==> try-ember: inputs <==
==> flow/design.v (excerpt) <==
module multiplier (
    output Ready,
    output Valid,
    output [31:0] R,
    input [15:0] X,
    input [15:0] Y,
    input Clk,
    input Rst
);
    wire [31:0] tmpR;
    Mul mul_1 (tmpR, X, Y);
    Outputer o_0 (Ready, Valid, R, tmpR, Clk, Rst);
endmodule
clock: 4.9 ns
lec_check: 0
abc_area: 1
cap_margin: 20
core_margin: 2
core_utilization: 69
cts_cluster_diameter: 288
cts_cluster_size: 99
place_density: 0.36
slew_margin: 20
tns_end_percent: 10
run.sh (not shown) runs the stock make flow with config.mk's settings and CLKGATE_MAP_FILE=.
==> try-garnet: changes against try-ember <==
Settings changed: CORE_UTILIZATION 69 to 68, CTS_CLUSTER_DIAMETER 288 to 228, CTS_CLUSTER_SIZE 99 to 88, HOLD_SLACK_MARGIN set to -0.08, PLACE_DENSITY 0.36 to not set, TNS_END_PERCENT 10 to 5.
==> flow/constraint.sdc (replaced) <==
create_clock -name core_clock -period 11.0 [get_ports {Clk}]
set_input_delay 2.2000 -clock core_clock [delete_from_list [all_inputs] [get_ports {Clk}]]
set_output_delay 2.2000 -clock core_clock [all_outputs]
set_load 0.01 [all_outputs]
==> try-juniper: changes against try-ember <==
Settings changed: ABC_AREA 1 to not set, CORE_UTILIZATION 69 to 58, CTS_CLUSTER_DIAMETER 288 to not set, CTS_CLUSTER_SIZE 99 to not set, PLACE_DENSITY 0.36 to not set, SETUP_SLACK_MARGIN set to 1.26, TNS_END_PERCENT 10 to 40.
==> flow/constraint.sdc (replaced) <==
create_clock -name core_clock -period 7.09 [get_ports {Clk}]
set_input_delay 1.4180 -clock core_clock [delete_from_list [all_inputs] [get_ports {Clk}]]
set_output_delay 1.4180 -clock core_clock [all_outputs]
set_load 0.01 [all_outputs]
==> try-onyx: changes against try-ember <==
Settings changed: ABC_AREA 1 to not set, CAP_MARGIN 20 to 30, CELL_PAD_IN_SITES_DETAIL_PLACEMENT set to 2, CORE_UTILIZATION 69 to 63, CTS_CLUSTER_DIAMETER 288 to not set, CTS_CLUSTER_SIZE 99 to not set, MIN_ROUTING_LAYER set to met1, PLACE_DENSITY 0.36 to 0.58, TNS_END_PERCENT 10 to 90.
==> flow/constraint.sdc (replaced) <==
create_clock -name core_clock -period 8.89 [get_ports {Clk}]
set_input_delay 1.7780 -clock core_clock [delete_from_list [all_inputs] [get_ports {Clk}]]
set_output_delay 1.7780 -clock core_clock [all_outputs]
set_load 0.01 [all_outputs]
==> qor summary <==
item                                                           try-ember               try-juniper              try-garnet                try-onyx
Syn_nets                                                            1570                      1802                    1570                    1802
Routability cong.                                                  1.195                     1.081                   1.157                   1.112
Number of setup buffers added after CTS                                -                        18                      50                       -
Post-synthesis instance total                                       1344                      1576                    1344                    1576
Synth Seq Share                                                   8.272%                    6.901%                  8.272%                  6.901%
Mux cell area share after synthesis                                   0%                    1.778%                      0%                  1.778%
Post-Synth AOI/OAI Area                                           25.62%                    30.23%                  25.62%                  30.23%
CTS Buf Count                                                          -                         5                       5                       -
Yosys cell count                                                    1344                      1576                    1344                    1576
Placed cell areas                                              12380 µm²                 14590 µm²               12040 µm²                       -
Simple-gate share of the synthesized area                         16.65%                    16.20%                  16.65%                  16.20%
Worst slack, placed                                            -6.603 ns                 -5.302 ns               -1.375 ns                       -
Y dimension of the die                                          121.1 µm                  143.8 µm                121.9 µm                138.1 µm
Number of library cell types mapped by synthesis                      55                        78                      55                      78
Max Root-Sink Buffers                                                  -                         2                       2                       -
Post-detail-place hpwl                                          34.13 mm                  39.12 mm                29.85 mm                       -
Core Box Area                                                  13300 µm²                 19330 µm²               13720 µm²               17780 µm²
Initial core utilization                                          71.11%                    58.61%                  68.91%                  63.74%
Post-synth top area share                                         18.21%                    15.19%                  18.21%                  15.19%
CTS Sinks                                                              -                        38                      38                       -
Result of the run                                 stopped before the end  finished with violations  stopped before the end  stopped before the end
Failing step                                                     4_1_cts                         -                 5_1_grt            3_5_place_dp
Layout check failures                                                  -              setup timing                       -                       -
Number of placement rows                                              42                        51                      43                      49
Syn_area_per_cell                                              7.034 µm²                 7.190 µm²               7.034 µm²               7.190 µm²
Mapped Area                                                     9454 µm²                 11330 µm²                9454 µm²               11330 µm²

* * *

==> inputs of run K <==
Starting RTL as in the previous note.
Settings: LEC_CHECK=0, ABC_AREA=1, CAP_MARGIN=5, CORE_MARGIN=2, CORE_UTILIZATION=40, CTS_CLUSTER_DIAMETER=382, CTS_CLUSTER_SIZE=35, SLEW_MARGIN=20, TNS_END_PERCENT=10; clock period 13.0 ns.
==> run Y: changes against run K <==
ABC_AREA = default   (was 1)
CAP_MARGIN = 20   (was 5)
CTS_CLUSTER_DIAMETER = default   (was 382)
CTS_CLUSTER_SIZE = default   (was 35)
GPL_TIMING_DRIVEN = 0   (was default)
PLACE_DENSITY_LB_ADDON = 0.01   (was default)
TNS_END_PERCENT = default   (was 10)
==> reports/qor.yml <==
grt_use_total_pct: 31.6
syn_inst: 1344
pre_cts_slack_ps: 37.0
portBuffers: 67
grt_util_met1_pct: 41.6
yosysChipArea_um2: 9450
hold_slack_ps: 454
area_delta_synth_final_pct: 21.4
setup_ws_ps: 701
setup_tns_ps: 0
status: "timing/DRC/antenna clean"
Source of the figures above: run K

==> reports/qor.yml <==
portBuffers: 57
failed_checks: "setup timing"
setup_viol_count_final: 1
yosysChipArea_um2: 11300
pre_cts_slack_ps: -3450
status: "complete, but fails checks"
setup_ws_ps: -210
setup_tns_ps: -210
syn_inst: 1576
grt_use_total_pct: 40.9
Source of the figures above: run Y


* * *

==> trial 34: inputs <==
Starting RTL as in the previous note.
==> flow/config.mk <==
export PLATFORM = sky130hd
export DESIGN_NAME = multiplier
export DESIGN_NICKNAME = multiplier
export VERILOG_FILES = /design/flow/design.v
export SDC_FILE = /design/flow/constraint.sdc
export NUM_CORES = 4
export LEC_CHECK = 0
export CAP_MARGIN = 10
export CELL_PAD_IN_SITES_GLOBAL_PLACEMENT = 3
export CORE_ASPECT_RATIO = 1.36
export CORE_MARGIN = 2
export CORE_UTILIZATION = 19
export CTS_CLUSTER_SIZE = 73
export GPL_ROUTABILITY_DRIVEN = 0
export GPL_TIMING_DRIVEN = 0
export PLACE_DENSITY_LB_ADDON = 0.18
export SETUP_SLACK_MARGIN = 2.62
export SLEW_MARGIN = 20
==> flow/constraint.sdc <==
create_clock -name core_clock -period 12.5 [get_ports {Clk}]
set_input_delay 2.5000 -clock core_clock [delete_from_list [all_inputs] [get_ports {Clk}]]
set_output_delay 2.5000 -clock core_clock [all_outputs]
set_load 0.01 [all_outputs]
==> trial 26 (differences from trial 34) <==
==> flow/config.mk (replaced) <==
export PLATFORM = sky130hd
export DESIGN_NAME = multiplier
export DESIGN_NICKNAME = multiplier
export VERILOG_FILES = /design/flow/design.v
export SDC_FILE = /design/flow/constraint.sdc
export NUM_CORES = 4
export LEC_CHECK = 0
export ABC_AREA = 1
export CAP_MARGIN = 5
export CORE_ASPECT_RATIO = 1.37
export CORE_MARGIN = 2
export CORE_UTILIZATION = 41
export CTS_CLUSTER_DIAMETER = 382
export CTS_CLUSTER_SIZE = 99
export PLACE_DENSITY = 0.76
export SETUP_SLACK_MARGIN = -0.67
export SLEW_MARGIN = 20
export TNS_END_PERCENT = 10
==> flow/constraint.sdc (replaced) <==
create_clock -name core_clock -period 13.0 [get_ports {Clk}]
set_input_delay 2.6000 -clock core_clock [delete_from_list [all_inputs] [get_ports {Clk}]]
set_output_delay 2.6000 -clock core_clock [all_outputs]
set_load 0.01 [all_outputs]
==> comparison table <==
Status: trial 34 failed layout checks; trial 26 timing/DRC/antenna clean
Violated checks: trial 34 negative setup slack; trial 26 -
Final clock-cell share: trial 34 0.977%; trial 26 1.78%
Count of cell instances traversed by the critical path: trial 34 50; trial 26 69
Xor/xnor cell area share of the yosys netlist: trial 34 6.65%; trial 26 3.14%
Pwr per Cell Area: trial 34 327 nW/µm²; trial 26 267 nW/µm²
CP Launch Point: trial 34 Y[9]; trial 26 X[1]
Number of cells in the yosys synthesis report: trial 34 1576; trial 26 1344
Tally of filler cells in the layout: trial 34 6666; trial 26 2247
Wire length of the first global-routing pass: trial 34 106000 µm; trial 26 61000 µm
Post-synthesis compound-gate area fraction: trial 34 30.2%; trial 26 25.6%
Horizontal die dimension: trial 34 213 µm; trial 26 134 µm
Proportion of cell area occupied by multi-input gates: trial 34 68.6%; trial 26 65.6%
Total met3 wirelength after detailed routing: trial 34 4630 µm; trial 26 3030 µm
Total met2 wirelength after detailed routing: trial 34 37100 µm; trial 26 20500 µm
Number of buffers outside the clock class in the layout: trial 34 289; trial 26 173
Placed insts: trial 34 2441; trial 26 1747
Total combinational power: trial 34 4630 µW; trial 26 2700 µW
Number of design-rule violations left by the first detailed-router iteration: trial 34 1257; trial 26 1182
Non-clock buffer contribution to total cell area: trial 34 14.0%; trial 26 13.1%
Vias: trial 34 13.2k; trial 26 10.7k
Power and IR drop assume default switching activity.
